==> branch amber: inputs <==
==> flow/design.v <==
module sort_reg #(parameter DATA_WIDTH =8)(
    input logic clk,
    input logic rst,
    input logic clr,
    input logic GT_in,
    input logic [DATA_WIDTH-1:0] data_in,
    input logic [DATA_WIDTH-1:0] prev_data,
    input logic data_rdy,
    output logic [DATA_WIDTH-1:0] data_out,
    output logic GT
);
logic [DATA_WIDTH-1:0] data_out_d;
logic [DATA_WIDTH-1:0] data_out_q;
assign GT = (data_in >data_out_q);
assign data_out = data_out_q;
always_ff@(posedge clk or posedge rst)begin
    if(rst)begin
        data_out_q <= 'b0;
    end else if(clr) begin
        data_out_q <= 'b0;
    end else begin
        data_out_q <= data_out_d;
    end
end
always_comb begin
    if(data_rdy) begin
        if(GT && GT_in)begin
            data_out_d = prev_data;
        end else if(GT && !GT_in) begin
            data_out_d = data_in;
        end else begin
            data_out_d = data_out_q;
        end
    end else begin
        data_out_d = data_out_q;
    end
end
endmodule
module median_calc #(parameter POPSIZE = 100,DATA_WIDTH = 8)(
    input logic clk,
    input logic rst,
    input logic [DATA_WIDTH-1:0] data_in,
    input logic data_rdy,
    output [DATA_WIDTH-1:0] median,
    output data_vld
);
logic [DATA_WIDTH-1:0] data_out_array[POPSIZE:0];
logic GT_array[POPSIZE:0];
logic [$clog2(POPSIZE):0] counter_d;
logic [$clog2(POPSIZE):0] counter_q;
logic [DATA_WIDTH-1:0] median_d;
logic [DATA_WIDTH-1:0] median_q;
logic data_vld_q;
logic data_vld_d;
logic reg_rst;
logic [DATA_WIDTH-1:0] data_in_d;
logic [DATA_WIDTH-1:0] data_in_q;
logic data_rdy_d;
logic data_rdy_q;
logic reg_rst_d;
logic reg_rst_q;
assign reg_rst = reg_rst_q;
assign data_rdy_d = data_rdy;
assign data_in_d = data_in;
assign GT_array[POPSIZE] = 0;
assign data_vld = data_vld_q;
assign median = median_q;
genvar i;
generate
  for (i = 0; i < POPSIZE; i++) begin : instance_gen
    if (i == 0) begin
      sort_reg #(
        .DATA_WIDTH(DATA_WIDTH)
      ) instance_0 (
        .clk(clk),
        .rst(rst),
        .clr(reg_rst),
        .GT_in(1'b0),
        .data_in(data_in),
        .prev_data('b0),
        .data_out(data_out_array[0]),
        .GT(GT_array[0]),
        .data_rdy(data_rdy)
      );
    end else begin
      sort_reg #(
        .DATA_WIDTH(DATA_WIDTH)
      ) instance_i (
        .clk(clk),
        .rst(rst),
        .clr(reg_rst),
        .GT_in(GT_array[i-1]),  
        .data_in(data_in),
        .prev_data(data_out_array[i-1]),  
        .data_out(data_out_array[i]),
        .GT(GT_array[i]),
        .data_rdy(data_rdy)
      );
    end
  end
endgenerate
always_ff@(posedge clk or posedge rst)begin
    if(rst)begin
        counter_q <= 'b0;
        median_q <= 'b0;
        data_vld_q <= 'b0;
        data_in_q <= 'b0;
        data_rdy_q <='b0;
        reg_rst_q <= 'b0;
    end else begin
        data_in_q <=data_in_d;
        data_rdy_q <=data_rdy_d;
        counter_q <= counter_d;
        median_q <= median_d;
        data_vld_q <= data_vld_d;
        reg_rst_q <= reg_rst_d;
    end
end
always_comb begin
    reg_rst_d = 'b0;
        data_vld_d = 'b0;
        counter_d = counter_q;
        median_d = median_q;
        if (counter_q == POPSIZE) begin
            median_d = (POPSIZE % 2 == 0) ? data_out_array[POPSIZE/2 - 1] : data_out_array[POPSIZE/2];
            reg_rst_d = 'b1;
            data_vld_d = 'b1;
            counter_d = 'b0;
        end else if(counter_q == 0) begin
            reg_rst_d ='b0;
        end
        if (data_rdy) begin
            counter_d = counter_q + 1;
        end
    end
endmodule
==> flow/run.sh <==
#!/bin/bash
# the make line also repeats each setting of config.mk as NAME=value (left out here)
make -C /OpenROAD-flow-scripts/flow DESIGN_CONFIG=/design/flow/config.mk WORK_HOME=/design/flow/orfs CLKGATE_MAP_FILE= finish
==> flow/config.mk <==
export PLATFORM = sky130hd
export DESIGN_NAME = median_calc
export DESIGN_NICKNAME = median_calc
export VERILOG_FILES = /design/flow/design.v
export SDC_FILE = /design/flow/constraint.sdc
export NUM_CORES = 4
export LEC_CHECK = 0
export CAP_MARGIN = 20
export CORE_MARGIN = 2
export CORE_UTILIZATION = 72
export CTS_CLUSTER_SIZE = 36
export PLACE_DENSITY_LB_ADDON = 0.2
export SETUP_SLACK_MARGIN = 0.77
export SLEW_MARGIN = 20
==> flow/constraint.sdc <==
create_clock -name core_clock -period 2.59 [get_ports {clk}]
set_input_delay 0.5180 -clock core_clock [delete_from_list [all_inputs] [get_ports {clk}]]
set_output_delay 0.5180 -clock core_clock [all_outputs]
set_load 0.01 [all_outputs]
==> branch onyx (differences from branch amber) <==
- CAP_MARGIN: 20 -> 10
- CELL_PAD_IN_SITES_DETAIL_PLACEMENT: unset -> 1
- CORE_UTILIZATION: 72 -> 40
- CTS_CLUSTER_DIAMETER: unset -> 75
- CTS_CLUSTER_SIZE: 36 -> unset
- GPL_ROUTABILITY_DRIVEN: unset -> 0
- HOLD_SLACK_MARGIN: unset -> -0.07
- PLACE_DENSITY: unset -> 0.6
- PLACE_DENSITY_LB_ADDON: 0.2 -> unset
- SETUP_SLACK_MARGIN: 0.77 -> unset
- SLEW_MARGIN: 20 -> 30
==> flow/constraint.sdc (replaced) <==
create_clock -name core_clock -period 3.5 [get_ports {clk}]
set_input_delay 0.7000 -clock core_clock [delete_from_list [all_inputs] [get_ports {clk}]]
set_output_delay 0.7000 -clock core_clock [all_outputs]
set_load 0.01 [all_outputs]
==> branch sierra (differences from branch amber) <==
- CAP_MARGIN: 20 -> 15
- CTS_CLUSTER_DIAMETER: unset -> 56
- CTS_CLUSTER_SIZE: 36 -> unset
- PLACE_DENSITY: unset -> 0.6
- PLACE_DENSITY_LB_ADDON: 0.2 -> unset
- SETUP_SLACK_MARGIN: 0.77 -> -0.19
==> flow/constraint.sdc (replaced) <==
create_clock -name core_clock -period 2.11 [get_ports {clk}]
set_input_delay 0.4220 -clock core_clock [delete_from_list [all_inputs] [get_ports {clk}]]
set_output_delay 0.4220 -clock core_clock [all_outputs]
set_load 0.01 [all_outputs]
==> summary of the runs <==
- Of branch onyx and branch sierra, branch onyx has the higher cell count (gap about 7%, measured against branch sierra).
- Core utilization: branch onyx is lower than branch sierra (40 points).
- Branch amber died in 4_1_cts on DPL-0033. Branch sierra completed and failed the layout checks on negative setup slack. Branch onyx completed without violations.
- Setup slack: branch sierra is worse than branch onyx (0.74 ns).
- Of branch sierra and branch onyx, branch sierra has the higher design area (gap 6.2%, measured against branch onyx).
- Count of clock-buffer cells in the layout: branch sierra is lower than branch onyx (6).

* * *

==> inputs of wip/raven <==
RTL: the design.v shown in full above, as it stands there.
clock: 3.5 ns
lec_check: 0
cap_margin: 40
core_margin: 2
core_utilization: 44
max_routing_layer: met4
slew_margin: 20
run.sh (not shown) runs the stock make flow with config.mk's settings and CLKGATE_MAP_FILE=.
==> wip/onyx: changes against wip/raven <==
- CAP_MARGIN: 40 -> 20
- CORE_UTILIZATION: 44 -> 67
- CTS_CLUSTER_DIAMETER: unset -> 56
- MAX_ROUTING_LAYER: met4 -> unset
- PLACE_DENSITY: unset -> 0.6
==> flow/constraint.sdc (replaced) <==
create_clock -name core_clock -period 2.41 [get_ports {clk}]
set_input_delay 0.4820 -clock core_clock [delete_from_list [all_inputs] [get_ports {clk}]]
set_output_delay 0.4820 -clock core_clock [all_outputs]
set_load 0.01 [all_outputs]
==> wip/juniper: changes against wip/raven <==
- CAP_MARGIN: 40 -> 20
- CORE_UTILIZATION: 44 -> 68
- CTS_CLUSTER_SIZE: unset -> 36
- MAX_ROUTING_LAYER: met4 -> unset
- SETUP_SLACK_MARGIN: unset -> -0.25
==> flow/constraint.sdc (replaced) <==
create_clock -name core_clock -period 2.59 [get_ports {clk}]
set_input_delay 0.5180 -clock core_clock [delete_from_list [all_inputs] [get_ports {clk}]]
set_output_delay 0.5180 -clock core_clock [all_outputs]
set_load 0.01 [all_outputs]
==> README.md <==
| Parameter | Value | Unit |
|:---|:---|:---|
| Endpoint class of the critical path | register | - |
| Number of logged tool warnings | 34 | - |
| Site Rows | 96 | - |
| Worst hold-check slack | 0.479 | ns |
| Met1 demand-to-capacity share in global routing | 29.9 | % |
| Tap cell count | 882 | - |
| Status | finished clean | - |
| Combinational power share | 48.1 | % |
the above is filed under wip/raven

==> README.md <==
| Parameter | Value | Unit |
|:---|:---|:---|
| Status | finished clean | - |
| Site Rows | 77 | - |
| Number of cells in the design after placement | 3681 | - |
| Tap cell count | 592 | - |
| Worst hold-check slack | 0.416 | ns |
| Time the worst path needs with I/O delays and setup | 2.29 | ns |
| Maximum clock frequency | 436 | MHz |
| Combinational power share | 52.5 | % |
| Met1 demand-to-capacity share in global routing | 48.2 | % |
the above is filed under wip/juniper

==> README.md <==
| Parameter | Value | Unit |
|:---|:---|:---|
| Endpoint class of the critical path | output port | - |
| Met1 demand-to-capacity share in global routing | 45.9 | % |
| Site Rows | 77 | - |
| Post-placement worst setup slack | -0.236 | ns |
| Tap cell count | 592 | - |
| Synth Cell Area | 0.0303 | mm2 |
| Status | finished clean | - |
| Dominant kind of cell by area | logic gates | - |
| Number of logged tool warnings | 30 | - |
| Worst hold-check slack | 0.244 | ns |
| Final Worst Setup Slack | 0.100 | ns |
the above is filed under wip/onyx


* * *

==> v6 <==
Starts from the design.v that is shown in full above.
clock: 2.86 ns
lec_check: 0
cap_margin: 20
core_margin: 2
core_utilization: 40
place_density: 0.6
slew_margin: 20
==> v1 (differences from v6) <==
Settings changed: CORE_UTILIZATION 40 to 68, CTS_CLUSTER_DIAMETER from default to 139, MAX_ROUTING_LAYER from default to met4.
==> flow/constraint.sdc (replaced) <==
create_clock -name core_clock -period 3.29 [get_ports {clk}]
set_input_delay 0.6580 -clock core_clock [delete_from_list [all_inputs] [get_ports {clk}]]
set_output_delay 0.6580 -clock core_clock [all_outputs]
set_load 0.01 [all_outputs]
==> results <==
| item | v1 | v6 |
|---|---|---|
| Result of the run | complete, no violations | complete, no violations |
| Switching power | 0.01208 W | 0.01461 W |
| Depth of the most critical reg-to-reg path | 8 | 7 |
| Portion of the clock cycle consumed by the worst path in the final layout | 86.54% | 90.26% |
| Total Die Area | 0.04625 sq mm | 0.07795 sq mm |
| Total power consumption of the routed design | 0.02887 W | 0.03513 W |
| Portion of total power attributed to sequential cells | 31.4% | 29.9% |
| Mean routed wirelength per cell | 21.45 um | 19.94 um |
| Chip height | 215.1 um | 279.2 um |
| Clock network latency to the later pin of the worst-skew pair | 0.58 ns | 0.61 ns |
| Share of cell area taken by multi-input logic gates | 53.14% | 52.48% |
| Die width | 215.1 um | 279.2 um |
| Placement Rows | 77 | 100 |
| Placed wire-length estimate after detailed placement | 51890 um | 57710 um |
| Maximum fanout along the worst path | 29 | 20 |
| Via count normalized by instance count | 6.831 | 6.037 |
| Inserted tap cell count | 592 | 969 |
| Area of the multi-input gates | 0.01751 sq mm | 0.01849 sq mm |
| Total CTS buffers | 47 | 51 |
| Worst hold slack | 0.4774 ns | 0.2962 ns |
| Data-path buffer share of cell area in the final layout | 3.827% | 5.577% |
| Slew headroom | 36.72% | 41.15% |
| Required time at the endpoint of the critical path | 2.63 ns | 2.29 ns |
| Largest clock skew in the final design | 0.01238 ns | 0.02023 ns |
| Standard cell area after detailed placement | 0.03139 sq mm | 0.03353 sq mm |

* * *

==> inputs of job 3120 <==
Starts from the design.v that is shown in full above.
Settings: LEC_CHECK=0, ABC_AREA=1, CAP_MARGIN=15, CELL_PAD_IN_SITES_DETAIL_PLACEMENT=0, CELL_PAD_IN_SITES_GLOBAL_PLACEMENT=2, CORE_ASPECT_RATIO=0.8, CORE_MARGIN=7, CORE_UTILIZATION=59, CTS_CLUSTER_DIAMETER=382, GPL_ROUTABILITY_DRIVEN=1, GPL_TIMING_DRIVEN=0, MAX_ROUTING_LAYER=met4, PLACE_DENSITY_LB_ADDON=0.13, SETUP_SLACK_MARGIN=0.2, SLEW_MARGIN=20, TNS_END_PERCENT=65; clock period 2.61 ns.
==> job 3678: changes against job 3120 <==
- ABC_AREA: 1 -> not set
- CAP_MARGIN: 15 -> 20
- CELL_PAD_IN_SITES_GLOBAL_PLACEMENT: 2 -> not set
- CORE_ASPECT_RATIO: 0.8 -> not set
- CORE_MARGIN: 7 -> 2
- CORE_UTILIZATION: 59 -> 72
- CTS_CLUSTER_SIZE: not set -> 21
- GPL_TIMING_DRIVEN: 0 -> 1
- HOLD_SLACK_MARGIN: not set -> 0.29
- MAX_ROUTING_LAYER: met4 -> met5
- PLACE_DENSITY_LB_ADDON: 0.13 -> not set
- SETUP_SLACK_MARGIN: 0.2 -> not set
==> flow/constraint.sdc (replaced) <==
create_clock -name core_clock -period 2.2 [get_ports {clk}]
set_input_delay 0.4400 -clock core_clock [delete_from_list [all_inputs] [get_ports {clk}]]
set_output_delay 0.4400 -clock core_clock [all_outputs]
set_load 0.01 [all_outputs]
==> job 1452: changes against job 3120 <==
- CAP_MARGIN: 15 -> 20
- CELL_PAD_IN_SITES_DETAIL_PLACEMENT: 0 -> not set
- CELL_PAD_IN_SITES_GLOBAL_PLACEMENT: 2 -> not set
- CORE_ASPECT_RATIO: 0.8 -> not set
- CORE_MARGIN: 7 -> 2
- CORE_UTILIZATION: 59 -> 68
- CTS_CLUSTER_DIAMETER: 382 -> 393
- CTS_CLUSTER_SIZE: not set -> 98
- GPL_ROUTABILITY_DRIVEN: 1 -> not set
- GPL_TIMING_DRIVEN: 0 -> not set
- MAX_ROUTING_LAYER: met4 -> not set
- PLACE_DENSITY: not set -> 0.42
- PLACE_DENSITY_LB_ADDON: 0.13 -> not set
- SETUP_SLACK_MARGIN: 0.2 -> not set
- TNS_END_PERCENT: 65 -> 5
==> flow/constraint.sdc (replaced) <==
create_clock -name core_clock -period 1.6 [get_ports {clk}]
set_input_delay 0.3200 -clock core_clock [delete_from_list [all_inputs] [get_ports {clk}]]
set_output_delay 0.3200 -clock core_clock [all_outputs]
set_load 0.01 [all_outputs]
==> job 619: changes against job 3120 <==
- ABC_AREA: 1 -> not set
- CAP_MARGIN: 15 -> 20
- CELL_PAD_IN_SITES_DETAIL_PLACEMENT: 0 -> not set
- CELL_PAD_IN_SITES_GLOBAL_PLACEMENT: 2 -> not set
- CORE_ASPECT_RATIO: 0.8 -> not set
- CORE_MARGIN: 7 -> 2
- CORE_UTILIZATION: 59 -> 55
- CTS_CLUSTER_DIAMETER: 382 -> not set
- GPL_ROUTABILITY_DRIVEN: 1 -> not set
- GPL_TIMING_DRIVEN: 0 -> not set
- MAX_ROUTING_LAYER: met4 -> not set
- PLACE_DENSITY: not set -> 0.6
- PLACE_DENSITY_LB_ADDON: 0.13 -> not set
- SETUP_SLACK_MARGIN: 0.2 -> not set
- TNS_END_PERCENT: 65 -> not set
==> flow/constraint.sdc (replaced) <==
create_clock -name core_clock -period 2.86 [get_ports {clk}]
set_input_delay 0.5720 -clock core_clock [delete_from_list [all_inputs] [get_ports {clk}]]
set_output_delay 0.5720 -clock core_clock [all_outputs]
set_load 0.01 [all_outputs]
==> run summary <==
Quick summary of the implementation run below.

The run stopped with a tool error. The flow stopped in 3_1_place_gp_skip_io. The tool reported: "[ERROR FLW-0024] Place density exceeds 1.0 (current PLACE_DENSITY_LB_ADDON =  0.13). Please check if the value of  PLACE_DENSITY_LB_ADDON is between 0 and 0.99". The initial utilization of the core area, before any placement, comes to 59.7%. Grouping non-sequential cells by family puts the most area in simple AND/OR/NAND/NOR gates. The post-synthesis net count came out at 5060. Per the Yosys statistics, synthesis produced between 4k and 5k cells.

The die is 225 um tall. Yosys instantiated no cell more often than nand2_1. Yosys reports that the most numerous cell types are 1685 x nand2_1, 844 x nand3_1, 549 x inv_1. The number of instances in the synthesized netlist came out at ~4.6k. In the Yosys stats the netlist draws on 31 distinct library cells. The synthesized cell area is between 30000 and 40000 um^2. The multiplexer fraction of the synthesized cell area is 0%. The synthesized-area fraction occupied by adder cells is 15.3%.
the above is filed under job 3120

==> run summary <==
Quick summary of the implementation run below.

The main combinational cell family by area after synthesis is simple AND/OR/NAND/NOR gates. The H-tree depth came out at 1. In the floorplan report the effective utilization is 69.0%.

The run stopped with a tool error. The height of the die is ~220 um. It got as far as 5_1_grt and failed there. The area share of the largest cell type after synthesis is 31.7%. The multiplexer fraction of the synthesized cell area came out at 0%. The chip occupies roughly 50000 um^2.

The half-perimeter wire length of the detailed placement result is 69.9 mm. The synthesized cell area is 32900 um^2. The commonest cells after synthesis are 1685 x nand2_1, 844 x nand3_1, 549 x inv_1.

The number of different library cells in the post-synthesis netlist came out at 31. For this run the top cell type by instance count after synthesis was nand2_1.
the above is filed under job 1452

==> run summary <==
Main metrics from the flow reports.

The report lists the violated layout checks as negative setup slack. In this run the cell area of the synthesized design comes to 30300 um^2. Yosys reports that the most numerous cell types are 417 x dfrtp_1, 402 x ha_1, 380 x inv_1.

In the Yosys report the total cell count is 3070. The leading cell category by total area is multi-input combinational cells. Yosys instantiated no cell more often than dfrtp_1.

The multiplexer fraction of the synthesized cell area came out at 6.91%. The synthesized-area fraction occupied by adder cells is around 17%. In the synthesized netlist, the number of instances is 3070. The final worst-path setup slack is -0.0362 ns. The final setup violation count came out at 1. The post-synthesis net count came out at between 3k and 4k. The flow ran to the end, but the layout failed its checks. The initial utilization of the core area, before any placement, comes to just over 70%. In this run, distinct cell masters in the synthesized netlist total 51.
the above is filed under job 3678

==> run summary <==
Main metrics from the flow reports.

The run finished with no timing, DRC or antenna violations. Of the combinational cells, the family taking the most area is AND-OR/OR-AND gates. The synthesized cell area came out at 30300 um^2. The commonest cells after synthesis are 417 x dfrtp_1, 402 x ha_1, 380 x inv_1.

The netlist uses 51 different library cells. The height of the die came out at 239 um. The post-synthesis net count came out at 3483. Once the floorplan was initialized, standard cells occupied 55.3% of the core.
the above is filed under job 619

Power is estimated from default activity; no workload was simulated.
